==> flow/design.v <==
`timescale 1ns / 1ns
module alu_top(clk, a, b, s, result, zero);
input clk;
input [15:0] a, b;
input [3:0] s;
output reg [15:0] result;
output reg zero;
reg [15:0] a_q, b_q;
reg [3:0] s_q;
wire [15:0] alu_result;
wire alu_zero;
always @(posedge clk) begin
    a_q <= a;
    b_q <= b;
    s_q <= s;
    result <= alu_result;
    zero <= alu_zero;
end
alu u_alu(.a(a_q), .b(b_q), .s(s_q), .result(alu_result), .zero_detection(alu_zero));
endmodule

`timescale 1ns / 1ns
module three_to_one_mux(d0,d1,d2,s,y);
input [15:0] d0, d1, d2;
input [1:0] s;
output [15:0] y;
reg [15:0] y;
always@(d0 or d1 or d2 or s)
begin
case(s)
      2'b00  : y = d0;
      2'b01  : y = d1;
      2'b10  : y = d2;
      default : y = d0; 
endcase
end
endmodule
module rotate_right(n, value, result);
	input [15:0] n, value;
	output reg [15:0] result;
	reg [15:0] temp, temp2;
	always@(*)
	begin
		temp = 16'd0;
		temp2 = 16'd0;
		case(n[3:0])
			0:
				begin
				result = value;
				end
			1:
				begin
				temp = { {15 - 1 + 1{1'b0}}, value[1 - 1: 0] };
				temp2 = value >> 1;
				result = {temp[1 - 1: 0] , temp2[15 - 1: 0]};
				end
			2:
				begin
				temp = { {15 - 2 + 1{1'b0}}, value[2 - 1: 0] };
				temp2 = value >> 2;
				result = {temp[2 - 1: 0] , temp2[15 - 2: 0]};
				end
			3:
				begin
				temp = { {15 - 3 + 1{1'b0}}, value[3 - 1: 0] };
				temp2 = value >> 3;
				result = {temp[3 - 1: 0] , temp2[15 - 3: 0]};
				end
			4:
				begin
				temp = { {15 - 4 + 1{1'b0}}, value[4 - 1: 0] };
				temp2 = value >> 4;
				result = {temp[4 - 1: 0] , temp2[15 - 4: 0]};
				end
			5:
				begin
				temp = { {15 - 5 + 1{1'b0}}, value[5 - 1: 0] };
				temp2 = value >> 5;
				result = {temp[5 - 1: 0] , temp2[15 - 5: 0]};
				end
			6:
				begin
				temp = { {15 - 6 + 1{1'b0}}, value[6 - 1: 0] };
				temp2 = value >> 6;
				result = {temp[6 - 1: 0] , temp2[15 - 6: 0]};
				end
			7:
				begin
				temp = { {15 - 7 + 1{1'b0}}, value[7 - 1: 0] };
				temp2 = value >> 7;
				result = {temp[7 - 1: 0] , temp2[15 - 7: 0]};
				end
			8:
				begin
				temp = { {15 - 8 + 1{1'b0}}, value[8 - 1: 0] };
				temp2 = value >> 8;
				result = {temp[8 - 1: 0] , temp2[15 - 8: 0]};
				end
			9:
				begin
				temp = { {15 - 9 + 1{1'b0}}, value[9 - 1: 0] };
				temp2 = value >> 9;
				result = {temp[9 - 1: 0] , temp2[15 - 9: 0]};
				end
			10:
				begin
				temp = { {15 - 10 + 1{1'b0}}, value[10 - 1: 0] };
				temp2 = value >> 10;
				result = {temp[10 - 1: 0] , temp2[15 - 10: 0]};
				end
			11:
				begin
				temp = { {15 - 11 + 1{1'b0}}, value[11 - 1: 0] };
				temp2 = value >> 11;
				result = {temp[11 - 1: 0] , temp2[15 - 11: 0]};
				end
			12:
				begin
				temp = { {15 - 12 + 1{1'b0}}, value[12 - 1: 0] };
				temp2 = value >> 12;
				result = {temp[12 - 1: 0] , temp2[15 - 12: 0]};
				end
			13:
				begin
				temp = { {15 - 13 + 1{1'b0}}, value[13 - 1: 0] };
				temp2 = value >> 13;
				result = {temp[13 - 1: 0] , temp2[15 - 13: 0]};
				end
			14:
				begin
				temp = { {15 - 14 + 1{1'b0}}, value[14 - 1: 0] };
				temp2 = value >> 14;
				result = {temp[14 - 1: 0] , temp2[15 - 14: 0]};
				end
			15:
				begin
				temp = { {15 - 15 + 1{1'b0}}, value[15 - 1: 0] };
				temp2 = value >> 15;
				result = {temp[15 - 1: 0] , temp2[15 - 15: 0]};
				end
		endcase
	end
endmodule
module rotate_left(n, value, result);
	input [15:0] n, value;
	output reg [15:0] result;
	reg [15:0] temp, temp2;
	always@(*)
	begin
		temp = 16'd0;
		temp2 = 16'd0;
		case(n[3:0])
			0:
				begin
				result = value;
				end
			1:
				begin
				temp = { {15 - 1 + 1{1'b0}}, value[15:15 - 1 + 1] };
				temp2 = value << 1;
				result = {temp2[15:1] , temp[1 - 1:0]};
				end
			2:
				begin
				temp = { {15 - 2 + 1{1'b0}}, value[15:15 - 2 + 1] };
				temp2 = value << 2;
				result = {temp2[15:2] , temp[2 - 1:0]};
				end
			3:
				begin
				temp = { {15 - 3 + 1{1'b0}}, value[15:15 - 3 + 1] };
				temp2 = value << 3;
				result = {temp2[15:3] , temp[3 - 1:0]};
				end
			4:
				begin
				temp = { {15 - 4 + 1{1'b0}}, value[15:15 - 4 + 1] };
				temp2 = value << 4;
				result = {temp2[15:4] , temp[4 - 1:0]};
				end
			5:
				begin
				temp = { {15 - 5 + 1{1'b0}}, value[15:15 - 5 + 1] };
				temp2 = value << 5;
				result = {temp2[15:5] , temp[5 - 1:0]};
				end
			6:
				begin
				temp = { {15 - 6 + 1{1'b0}}, value[15:15 - 6 + 1] };
				temp2 = value << 6;
				result = {temp2[15:6] , temp[6 - 1:0]};
				end
			7:
				begin
				temp = { {15 - 7 + 1{1'b0}}, value[15:15 - 7 + 1] };
				temp2 = value << 7;
				result = {temp2[15:7] , temp[7 - 1:0]};
				end
			8:
				begin
				temp = { {15 - 8 + 1{1'b0}}, value[15:15 - 8 + 1] };
				temp2 = value << 8;
				result = {temp2[15:8] , temp[8 - 1:0]};
				end
			9:
				begin
				temp = { {15 - 9 + 1{1'b0}}, value[15:15 - 9 + 1] };
				temp2 = value << 9;
				result = {temp2[15:9] , temp[9 - 1:0]};
				end
			10:
				begin
				temp = { {15 - 10 + 1{1'b0}}, value[15:15 - 10 + 1] };
				temp2 = value << 10;
				result = {temp2[15:10] , temp[10 - 1:0]};
				end
			11:
				begin
				temp = { {15 - 11 + 1{1'b0}}, value[15:15 - 11 + 1] };
				temp2 = value << 11;
				result = {temp2[15:11] , temp[11 - 1:0]};
				end
			12:
				begin
				temp = { {15 - 12 + 1{1'b0}}, value[15:15 - 12 + 1] };
				temp2 = value << 12;
				result = {temp2[15:12] , temp[12 - 1:0]};
				end
			13:
				begin
				temp = { {15 - 13 + 1{1'b0}}, value[15:15 - 13 + 1] };
				temp2 = value << 13;
				result = {temp2[15:13] , temp[13 - 1:0]};
				end
			14:
				begin
				temp = { {15 - 14 + 1{1'b0}}, value[15:15 - 14 + 1] };
				temp2 = value << 14;
				result = {temp2[15:14] , temp[14 - 1:0]};
				end
			15:
				begin
				temp = { {15 - 15 + 1{1'b0}}, value[15:15 - 15 + 1] };
				temp2 = value << 15;
				result = {temp2[15:15] , temp[15 - 1:0]};
				end
		endcase
	end
endmodule
`timescale 1ns / 1ns
module alu(a,b,s,result,zero_detection);
input [15:0] a, b;
input [3:0] s;
output [15:0] result;
output reg zero_detection;
wire [15:0] rol_result, ror_result;
reg [15:0] other_result;
reg [1:0] mux_select;
wire [15:0] temp_result;
rotate_left rl1(.n(a), .value(b), .result(rol_result));
rotate_right rr1(.n(a), .value(b), .result(ror_result));
three_to_one_mux mux_1(.d0(rol_result),.d1(ror_result),.d2(other_result),.s(mux_select),.y(temp_result));
always@(*)
begin
 other_result = 16'd0;
 mux_select = 2'h2;
 case(s)
      4'b1111: begin other_result = a + b; mux_select = 3'h2;end   
      4'b1110: begin other_result = a - b; mux_select = 3'h2;end  
      4'b1101: begin other_result = a & b; mux_select = 3'h2;end 
      4'b1100: begin other_result = a | b; mux_select = 3'h2;end 
      4'b0001: begin other_result = a * b; mux_select = 3'h2;end
      4'b1100: begin other_result = a / b; mux_select = 3'h2;end
      4'b1010: begin other_result = a<<b; mux_select = 3'h2;end
      4'b1011: begin other_result = a>>b; mux_select = 3'h2;end
      4'b1000:    begin 
                  if (a < b) 
                        begin 
                              other_result = 16'd1; 
                              mux_select = 3'h2; 
                        end
                  else
                        begin
                              other_result = 0;
                              mux_select = 3'h2; 
                        end
                  end 
      4'b1001:    begin 
                  if(a > b) 
                        begin
                              other_result = 16'd1; 
                              mux_select = 3'h2;
                        end
                  else
                        begin
                              other_result = 0;
                              mux_select = 3'h2; 
                        end
                  end
      4'b1001: begin mux_select = 3'h0;end
      4'b1010: begin mux_select = 3'h1; end
      default: ;
endcase      
end 
always@(*)
begin
if(result == 0)
      zero_detection = 1;
else
      zero_detection = 0;
end 
assign result = temp_result;
endmodule
==> flow/config.mk <==
export PLATFORM = sky130hd
export DESIGN_NAME = alu_top
export DESIGN_NICKNAME = alu_top
export VERILOG_FILES = /design/flow/design.v
export SDC_FILE = /design/flow/constraint.sdc
export NUM_CORES = 4
export LEC_CHECK = 0
export CAP_MARGIN = 20
export CORE_MARGIN = 2
export CORE_UTILIZATION = 40
export SLEW_MARGIN = 20
==> flow/constraint.sdc <==
create_clock -name core_clock -period 5.15 [get_ports {clk}]
set_input_delay 1.0300 -clock core_clock [delete_from_list [all_inputs] [get_ports {clk}]]
set_output_delay 1.0300 -clock core_clock [all_outputs]
set_load 0.01 [all_outputs]
run.sh (not shown) runs the stock make flow with config.mk's settings and CLKGATE_MAP_FILE=.
The starting point produced a layout that fails on setup timing.
Rerun with:
CORE_UTILIZATION = 70   (was 40)
CTS_CLUSTER_DIAMETER = 31   (was default)
MAX_ROUTING_LAYER = met4   (was default)
SETUP_SLACK_MARGIN = -0.4   (was default)
clock period = 5.19 ns   (was 5.15 ns; I/O delays follow)
The new run died in global routing, error GRT-0232.
Area after synthesis does not change.
Die size is lower by 42%.
Synthesized cell count is unchanged.
Rerun with:
CORE_UTILIZATION = 31   (was 70)
CTS_CLUSTER_DIAMETER = default   (was 31)
MAX_ROUTING_LAYER = default   (was met4)
SETUP_SLACK_MARGIN = default   (was -0.4)
clock period = 7.29 ns   (was 5.19 ns; I/O delays follow)
Now the flow produced a clean layout; die area climbs by well over a third; area after synthesis is unchanged; synthesized cell count stays the same.
